== build 92 ==
==> flow/design.v (excerpt) <==
module test_wrapper #(
	parameter SYS_VERSION = 41,
	parameter WIDTH = 16,
	parameter NUM_SUB_MON = 3
)(
	input clk,
	input reset,
	input       [5:0] slave_address,
	input             slave_read,
	input             slave_write,
	input      [31:0] slave_writedata,
	output reg [31:0] slave_readdata,
	output [WIDTH-1:0] dut_a,
	output [WIDTH-1:0] dut_b,
	input  [WIDTH-1:0] dut_out
);
==> flow/config.mk <==
export PLATFORM = sky130hd
export DESIGN_NAME = test_wrapper
export DESIGN_NICKNAME = test_wrapper
export VERILOG_FILES = /design/flow/design.v
export SDC_FILE = /design/flow/constraint.sdc
export NUM_CORES = 4
export LEC_CHECK = 0
export CAP_MARGIN = 10
export CORE_MARGIN = 2
export CORE_UTILIZATION = 72
export CTS_CLUSTER_DIAMETER = 58
export CTS_CLUSTER_SIZE = 32
export HOLD_SLACK_MARGIN = -0.05
export PLACE_DENSITY = 0.64
export SETUP_SLACK_MARGIN = 0.51
export SLEW_MARGIN = 20
==> flow/constraint.sdc <==
create_clock -name core_clock -period 2.08 [get_ports {clk}]
set_input_delay 0.4160 -clock core_clock [delete_from_list [all_inputs] [get_ports {clk}]]
set_output_delay 0.4160 -clock core_clock [all_outputs]
set_load 0.01 [all_outputs]
run.sh (not shown) runs the stock make flow with config.mk's settings and CLKGATE_MAP_FILE=.
In build 92 the implementation ran to completion but is not tape-out ready, as the final checks report negative setup slack.
--- input diff build 92..build 72 ---
# build 92
export LEC_CHECK = 0
export CAP_MARGIN = 10
export CORE_MARGIN = 2
export CORE_UTILIZATION = 72
export CTS_CLUSTER_DIAMETER = 58
export CTS_CLUSTER_SIZE = 32
export HOLD_SLACK_MARGIN = -0.05
export PLACE_DENSITY = 0.64
export SETUP_SLACK_MARGIN = 0.51
export SLEW_MARGIN = 20
create_clock -name core_clock -period 2.08 [get_ports {clk}]
# build 72
export LEC_CHECK = 0
export CAP_MARGIN = 20
export CORE_MARGIN = 2
export CORE_UTILIZATION = 40
export SLEW_MARGIN = 20
create_clock -name core_clock -period 2.8 [get_ports {clk}]
Notes after the runs:
Build 72 went all the way through synthesis, placement and routing and the layout is clean on timing, DRC and antenna. Comparing build 72 and build 92, the higher final net count is on build 92. Compared with build 92, build 72 is the less power-hungry design. [compare] base=build 92 new=build 72: post-layout minimum cycle time went up, area growth from synthesis to layout went down. Met1 layer wirelength in the final routing (higher): build 92. Compared with build 92, in build 72 weighted congestion at the end of routability-driven global placement lower, floorplan die width higher.
#### Input delta (build 88 over build 72)
# build 72
export LEC_CHECK = 0
export CAP_MARGIN = 20
export CORE_MARGIN = 2
export CORE_UTILIZATION = 40
export SLEW_MARGIN = 20
create_clock -name core_clock -period 2.8 [get_ports {clk}]
# build 88
export LEC_CHECK = 0
export CAP_MARGIN = 20
export CORE_MARGIN = 2
export CORE_UTILIZATION = 58
export SETUP_SLACK_MARGIN = 0.58
export SLEW_MARGIN = 20
create_clock -name core_clock -period 2.12 [get_ports {clk}]
Findings:
- There was hardly any difference in async set-or-reset flop fraction in the synthesized netlist between build 72 and build 88.
- Delta (build 88 minus build 72): register-to-register slack decreased by 400 ps relative to the old numbers, critical path depth lower, detail-routed net length per standard cell climbed 1.8 um, logic area shows an increase of about 16%, combinational cell fraction of total power higher.
- Synthesis-to-finish area growth delta for build 88 relative to build 72: 12 points higher
- Against build 72, build 88 reports a wire length that is higher.
- Measured against each other, build 88 and build 72 differ in row count, the higher figure coming from build 72.
- Diff build 72 -> build 88 | number of well-tap cells placed | decrease of 286
- To summarise build 88: no stage aborted, but the layout did not pass its checks, failing on negative setup slack.
- Compare build 88 and build 72 | met1 usage in global routing lower: build 72
### build 88 -> build 97
# build 88
export LEC_CHECK = 0
export CAP_MARGIN = 20
export CORE_MARGIN = 2
export CORE_UTILIZATION = 58
export SETUP_SLACK_MARGIN = 0.58
export SLEW_MARGIN = 20
create_clock -name core_clock -period 2.12 [get_ports {clk}]
# build 97
export LEC_CHECK = 0
export CAP_MARGIN = 20
export CORE_MARGIN = 2
export CORE_UTILIZATION = 68
export SLEW_MARGIN = 20
create_clock -name core_clock -period 2.94 [get_ports {clk}]
--- outcome ---
- Build 97 was carried through to the last stage, and its layout satisfied the timing, design-rule and antenna checks.
- Register-to-register path setup slack: build 97 > build 88
- u_testbench.u_monitor.ready_ctr[0]$_SDFFE_PP0P_ as the beginning of the critical path was reported by build 97, and u_testbench.u_monitor.a[2][3]$_SDFFE_PP0P_ by build 88.
- Build 97 vs. build 88: final standard cell area without fillers decreased about 11%, wire length decreased 6600 um, sequential fraction of total cell area increased 6.0 points, slack of the critical path increased 450 ps.

========
Setup of job 803:
test_wrapper again, from the RTL that the note above started with.
Settings: LEC_CHECK=0, ABC_AREA=1, CAP_MARGIN=20, CORE_MARGIN=2, CORE_UTILIZATION=70, CTS_CLUSTER_DIAMETER=57, CTS_CLUSTER_SIZE=49, PLACE_DENSITY=0.35, SETUP_SLACK_MARGIN=0.44, SLEW_MARGIN=20; clock period 1.55 ns.
The flow ended early for job 803: it failed with a tool error in global routing.
Inputs modified between job 803 and job 2603:
Settings: SETUP_SLACK_MARGIN no longer set, was 0.44; ABC_AREA no longer set, was 1; CORE_UTILIZATION now 72, was 70; CTS_CLUSTER_SIZE now 50, was 49; CTS_CLUSTER_DIAMETER now 58, was 57; the clock period (ns, I/O delays scaled along) now 2.86, was 1.55.
--- outcome ---
- Job 2603: PASS, flow complete, no timing, DRC or antenna violations
- Total cell area reported by yosys after synthesis of job 2603 falls short of that of job 803 by a few percent.
- Total CTS buffers down 4 in job 2603 wrt job 803
- Number of buffers inserted to repair setup after CTS: job 2603 vs job 803 down 68
- Re distinct cell type count after synthesis: job 2603 and job 803 aren't equal, and the lower value belongs to job 803.
- In job 2603 relative to job 803, synthesized netlist cell count had gone down by more than a quarter.
- Looking at synthesized area across both flows, job 2603 is the stronger of the two, with job 803 trailing.
- From job 803 to job 2603 the numbers moved as follows: chip area now sits lower, post-synthesis share of cell area spent on and-or and or-and gates now sits lower, register area share after synthesis now sits higher.
## Diff of input files: job 6749 against job 2603
Settings: clearing CTS_CLUSTER_SIZE, which used to be 50; clearing CTS_CLUSTER_DIAMETER, which used to be 58; clearing PLACE_DENSITY, which used to be 0.35; swapping 72 for 33 in CORE_UTILIZATION; swapping 2.86 for 2.8 in the clock period (ns, I/O delays scaled along).
[summary]
- Job 6749 vs. job 2603: maximum resistive drop on vdd lower; multi-input logic cell count level.
- Summary of job 6749 over job 2603: share of the cycle needed by the critical path after routing decreased by 0.30 points relative to the old numbers, global routing usage on met1 decreased by 20 points relative to the old numbers, area growth from synthesis to final layout increased by 7.7 points relative to the old numbers.
- In the route summary, job 6749 ends up with a via count below that of job 2603.
- On sequential share of cell area: between job 2603 and job 6749, it ends up lower for job 6749.
- Comparing job 2603 and job 6749, the higher maximum frequency was measured on job 6749.
- Summary of the comparison: count of inserted antenna diode cells is higher in job 6749, relative to job 2603.
- Count of non-filler cells in the finished layout: job 6749 vs job 2603 up 724
#### Input delta (job 1456 over job 6749)
Settings: CORE_UTILIZATION: 33 -> 68; SETUP_SLACK_MARGIN: unset -> 0.64; the clock period (ns, I/O delays scaled along): 2.8 -> 2.24.
Results
To summarise job 1456: no stage aborted, but the layout did not pass its checks, failing on setup timing.
Against job 6749, job 1456 comes in 25% higher on sequential power.
Sequential fraction of the synthesis area: job 6749 vs job 1456 identical
The number of non-clock buffers in the layout in job 1456 sits 168 above the value recorded for job 6749.
For job 2445, these inputs were changed with respect to job 1456:
Settings: removing SETUP_SLACK_MARGIN (formerly 0.64); changing CORE_UTILIZATION from 68 to 72; setting CTS_CLUSTER_SIZE to 50 for the first time; setting PLACE_DENSITY to 0.76 for the first time; changing the clock period (ns, I/O delays scaled along) from 2.24 to 2.94.
- Job 2445 went all the way through the flow, and no timing, DRC or antenna check failed.
- Measured against each other, job 1456 and job 2445 differ in wire length, the higher figure coming from job 1456.
- Global router's overall resource usage: job 1456 and job 2445 compared, lower one is job 2445
- Job 1456 has higher synthesis-to-layout area growth than job 2445.
- Fraction of the core area covered by cells at the end of the flow: job 2445 vs job 1456 down 3.5 points
- Higher internal power consumption was reported by job 1456, not job 2445.
- For job 2445, the worst setup path startpoint was u_testbench.u_monitor.b[0][2], unlike job 1456, where it was u_testbench.u_monitor.b[2][1].
- A cell type of the slowest stage on the worst timing path of dfxtp_1 is what job 1456 shows, while a31oi_1 belongs to job 2445.

========
test_wrapper again, from the RTL that the note above started with.
make LEC_CHECK=0 CAP_MARGIN=20 CELL_PAD_IN_SITES_GLOBAL_PLACEMENT=0 CORE_ASPECT_RATIO=1.58 CORE_MARGIN=3 CORE_UTILIZATION=66 CTS_CLUSTER_SIZE=22 GPL_TIMING_DRIVEN=1 PLACE_DENSITY_LB_ADDON=0.11 SETUP_SLACK_MARGIN=0.62 SLEW_MARGIN=25 TNS_END_PERCENT=5 finish   # period 2.93 ns
Then changed:
CAP_MARGIN = 30   (was 20)
CORE_ASPECT_RATIO = 1.0   (was 1.58)
CORE_MARGIN = 2   (was 3)
CORE_UTILIZATION = 72   (was 66)
CTS_CLUSTER_DIAMETER = 27   (was not set)
PLACE_DENSITY = 0.36   (was not set)
PLACE_DENSITY_LB_ADDON = not set   (was 0.11)
TNS_END_PERCENT = 100   (was 5)
clock period = 2.48 ns   (was 2.93 ns; I/O delays follow)
What happened: The new run did not get past global routing (5_1_grt); synthesized area stays the same; die size fell by 10%; synthesized cell count does not change.
Then changed:
CAP_MARGIN = 20   (was 30)
CELL_PAD_IN_SITES_GLOBAL_PLACEMENT = not set   (was 0)
CORE_ASPECT_RATIO = not set   (was 1.0)
CTS_CLUSTER_DIAMETER = not set   (was 27)
CTS_CLUSTER_SIZE = 50   (was 22)
GPL_TIMING_DRIVEN = not set   (was 1)
HOLD_SLACK_MARGIN = -0.1   (was not set)
PLACE_DENSITY = 0.76   (was 0.36)
SETUP_SLACK_MARGIN = not set   (was 0.62)
SLEW_MARGIN = 20   (was 25)
TNS_END_PERCENT = not set   (was 100)
clock period = 3.12 ns   (was 2.48 ns; I/O delays follow)
Result: This time the run completed without violations; die size is unchanged; area after synthesis stays the same; synthesized cell count does not change.
Then changed:
CTS_CLUSTER_SIZE = 31   (was 50)
HOLD_SLACK_MARGIN = -0.09   (was -0.1)
PLACE_DENSITY = not set   (was 0.76)
clock period = 2.21 ns   (was 3.12 ns; I/O delays follow)
The changed run finished but fails on negative setup slack.
Worst setup slack degrades by 460 ps.
Power came out higher by 42%.
Register-to-register slack gets worse by 460 ps.
Global-route usage grows by 1.7 points.
Non-clock buffer count grows by 131.
Clock power climbs by 43%.
Power figures rest on the tool's default switching activity, not on a simulated workload.
